==> v13: inputs <==
==> flow/design.v (excerpt) <==
module ram_single_port(
    input clk,
    input write_en,
    input reset,
    input [6:0] addr,
    input [7:0] data_in,
    output reg [7:0] data_out    
);
integer i;
reg [7:0] memory [63:0];
reg [7:0] temp;
reg [7:0] op_buff;
always@(posedge clk) 
begin
    if (reset == 1'b1)
    begin
        for (i=0;i<64;i=i+1) 
            memory[i] <= 8'h00;
        temp<=8'h00;
    end
    else
    begin
        if (write_en == 1)
        begin
            temp <= data_in;
            memory[addr[5:0]] <= data_in;
        end
        else
        begin
            temp <= memory[addr[5:0]];
            data_out <= memory[addr[5:0]];
        end
    end  
end
endmodule
clock: 5.0 ns
lec_check: 0
cap_margin: 20
core_margin: 2
core_utilization: 45
slew_margin: 20
run.sh (not shown) runs the stock make flow with config.mk's settings and CLKGATE_MAP_FILE=.
==> inputs of v8, as changes to v13 <==
CAP_MARGIN = 35   (was 20)
CORE_ASPECT_RATIO = 0.53   (was unset)
CORE_UTILIZATION = 43   (was 45)
CTS_CLUSTER_DIAMETER = 120   (was unset)
GPL_ROUTABILITY_DRIVEN = 1   (was unset)
GPL_TIMING_DRIVEN = 0   (was unset)
PLACE_DENSITY = 0.83   (was unset)
SETUP_SLACK_MARGIN = 0.24   (was unset)
==> flow/constraint.sdc (replaced) <==
create_clock -name core_clock -period 2.09 [get_ports {clk}]
set_input_delay 0.4180 -clock core_clock [delete_from_list [all_inputs] [get_ports {clk}]]
set_output_delay 0.4180 -clock core_clock [all_outputs]
set_load 0.01 [all_outputs]
==> comparison <==
v13 passed the timing, design-rule and antenna checks. v8 completed and failed the layout checks on negative setup slack. In v8 the global-route usage is higher than in v13, by 11 points. Against v13, the sequential share of layout area of v8 is lower by 8.1 points. Between v13 and v8, the lower core utilization is in v13 (gap 5.8 points). Between v13 and v8, the lower cell count is in v13 (gap 10%, measured against v8).


==> run Y <==
==> flow/design.v <==
`timescale 1ns/1ps
module ram_single_port(
    input clk,
    input write_en,
    input reset,
    input [6:0] addr,
    input [7:0] data_in,
    output reg [7:0] data_out    
);
integer i;
reg [7:0] memory [63:0];
reg [7:0] temp;
reg [7:0] op_buff;
always@(posedge clk) 
begin
    if (reset == 1'b1)
    begin
        for (i=0;i<64;i=i+1) 
            memory[i] <= 8'h00;
        temp<=8'h00;
    end
    else
    begin
        if (write_en == 1)
        begin
            temp <= data_in;
            memory[addr[5:0]] <= data_in;
        end
        else
        begin
            temp <= memory[addr[5:0]];
            data_out <= memory[addr[5:0]];
        end
    end  
end
endmodule
==> flow/run.sh <==
#!/bin/bash
# the make line also repeats each setting of config.mk as NAME=value (left out here)
make -C /OpenROAD-flow-scripts/flow DESIGN_CONFIG=/design/flow/config.mk WORK_HOME=/design/flow/orfs CLKGATE_MAP_FILE= finish
==> flow/config.mk <==
export PLATFORM = sky130hd
export DESIGN_NAME = ram_single_port
export DESIGN_NICKNAME = ram_single_port
export VERILOG_FILES = /design/flow/design.v
export SDC_FILE = /design/flow/constraint.sdc
export NUM_CORES = 4
export LEC_CHECK = 0
export ABC_AREA = 0
export CAP_MARGIN = 25
export CELL_PAD_IN_SITES_GLOBAL_PLACEMENT = 0
export CORE_ASPECT_RATIO = 0.88
export CORE_MARGIN = 2
export CORE_UTILIZATION = 72
export CTS_CLUSTER_DIAMETER = 380
export MAX_ROUTING_LAYER = met4
export MIN_ROUTING_LAYER = met1
export PLACE_DENSITY = 0.66
export SETUP_SLACK_MARGIN = 0.77
export SLEW_MARGIN = 10
==> flow/constraint.sdc <==
create_clock -name core_clock -period 9.36 [get_ports {clk}]
set_input_delay 1.8720 -clock core_clock [delete_from_list [all_inputs] [get_ports {clk}]]
set_output_delay 1.8720 -clock core_clock [all_outputs]
set_load 0.01 [all_outputs]
==> run X (differences from run Y) <==
Settings changed: ABC_AREA 0 to default, CAP_MARGIN 25 to 15, CELL_PAD_IN_SITES_GLOBAL_PLACEMENT 0 to default, CORE_ASPECT_RATIO 0.88 to default, CTS_CLUSTER_DIAMETER 380 to 232, MAX_ROUTING_LAYER met4 to default, MIN_ROUTING_LAYER met1 to default, PLACE_DENSITY 0.66 to 0.4, SETUP_SLACK_MARGIN 0.77 to default, SLEW_MARGIN 10 to 20.
==> flow/constraint.sdc (replaced) <==
create_clock -name core_clock -period 2.09 [get_ports {clk}]
set_input_delay 0.4180 -clock core_clock [delete_from_list [all_inputs] [get_ports {clk}]]
set_output_delay 0.4180 -clock core_clock [all_outputs]
set_load 0.01 [all_outputs]
==> run M (differences from run Y) <==
Settings changed: ABC_AREA 0 to default, CAP_MARGIN 25 to 20, CELL_PAD_IN_SITES_GLOBAL_PLACEMENT 0 to default, CORE_ASPECT_RATIO 0.88 to default, CTS_CLUSTER_DIAMETER 380 to 366, CTS_CLUSTER_SIZE from default to 14, MAX_ROUTING_LAYER met4 to default, MIN_ROUTING_LAYER met1 to default, PLACE_DENSITY 0.66 to default, PLACE_DENSITY_LB_ADDON from default to 0.26, SETUP_SLACK_MARGIN 0.77 to -0.2, SLEW_MARGIN 10 to 20.
==> flow/constraint.sdc (replaced) <==
create_clock -name core_clock -period 2.0 [get_ports {clk}]
set_input_delay 0.4000 -clock core_clock [delete_from_list [all_inputs] [get_ports {clk}]]
set_output_delay 0.4000 -clock core_clock [all_outputs]
set_load 0.01 [all_outputs]
==> reports/qor.txt <==
Status = failed layout checks
SO Viols = setup timing
Chip Width = 188 um
Metal-1 WL = 24200 um
Switching Share = 22.8%
Skew-Pair Late Insertion Delay = 600 ps
Router iterations before antenna repair = 9
Setup ws final = -129 ps
Setup violations, final = 3
Final nets = 2050
Core area = 33400 sq um
Tot Pwr = 0.0243 W
Pint = 0.0188 W
Slew @ Worst Pin = 922 ps
P_clk = 0.00990 W
-- figures above: run X

==> reports/qor.txt <==
Status = no timing/DRC/antenna violations
Post-Synth Adder-Cell Area = 0%
Slew @ Worst Pin = 1040 ps
Setup violations, final = 0
Final nets = 1799
Setup ws final = 4260 ps
Switching Share = 22.6%
Metal-1 WL = 23400 um
Router iterations before antenna repair = 9
Chip Width = 200 um
Tot Pwr = 0.00505 W
-- figures above: run Y

==> reports/qor.txt <==
Tool Warnings = 29
CTS Buffer Depth = 3
Setup violations, final = 131
Chip Width = 188 um
Tot Pwr = 0.0226 W
Switching Share = 23.6%
Slew @ Worst Pin = 688 ps
Skew-Pair Late Insertion Delay = 580 ps
P_clk = 0.00762 W
SO Viols = setup timing
Metal-1 WL = 25100 um
Register Area = 15600 sq um
DR WL met3 = 9350 um
Core area = 33400 sq um
Setup ws final = -217 ps
Status = failed layout checks
Router iterations before antenna repair = 6
-- figures above: run M

No activity file was given, so power comes from the tool's default toggle rates.
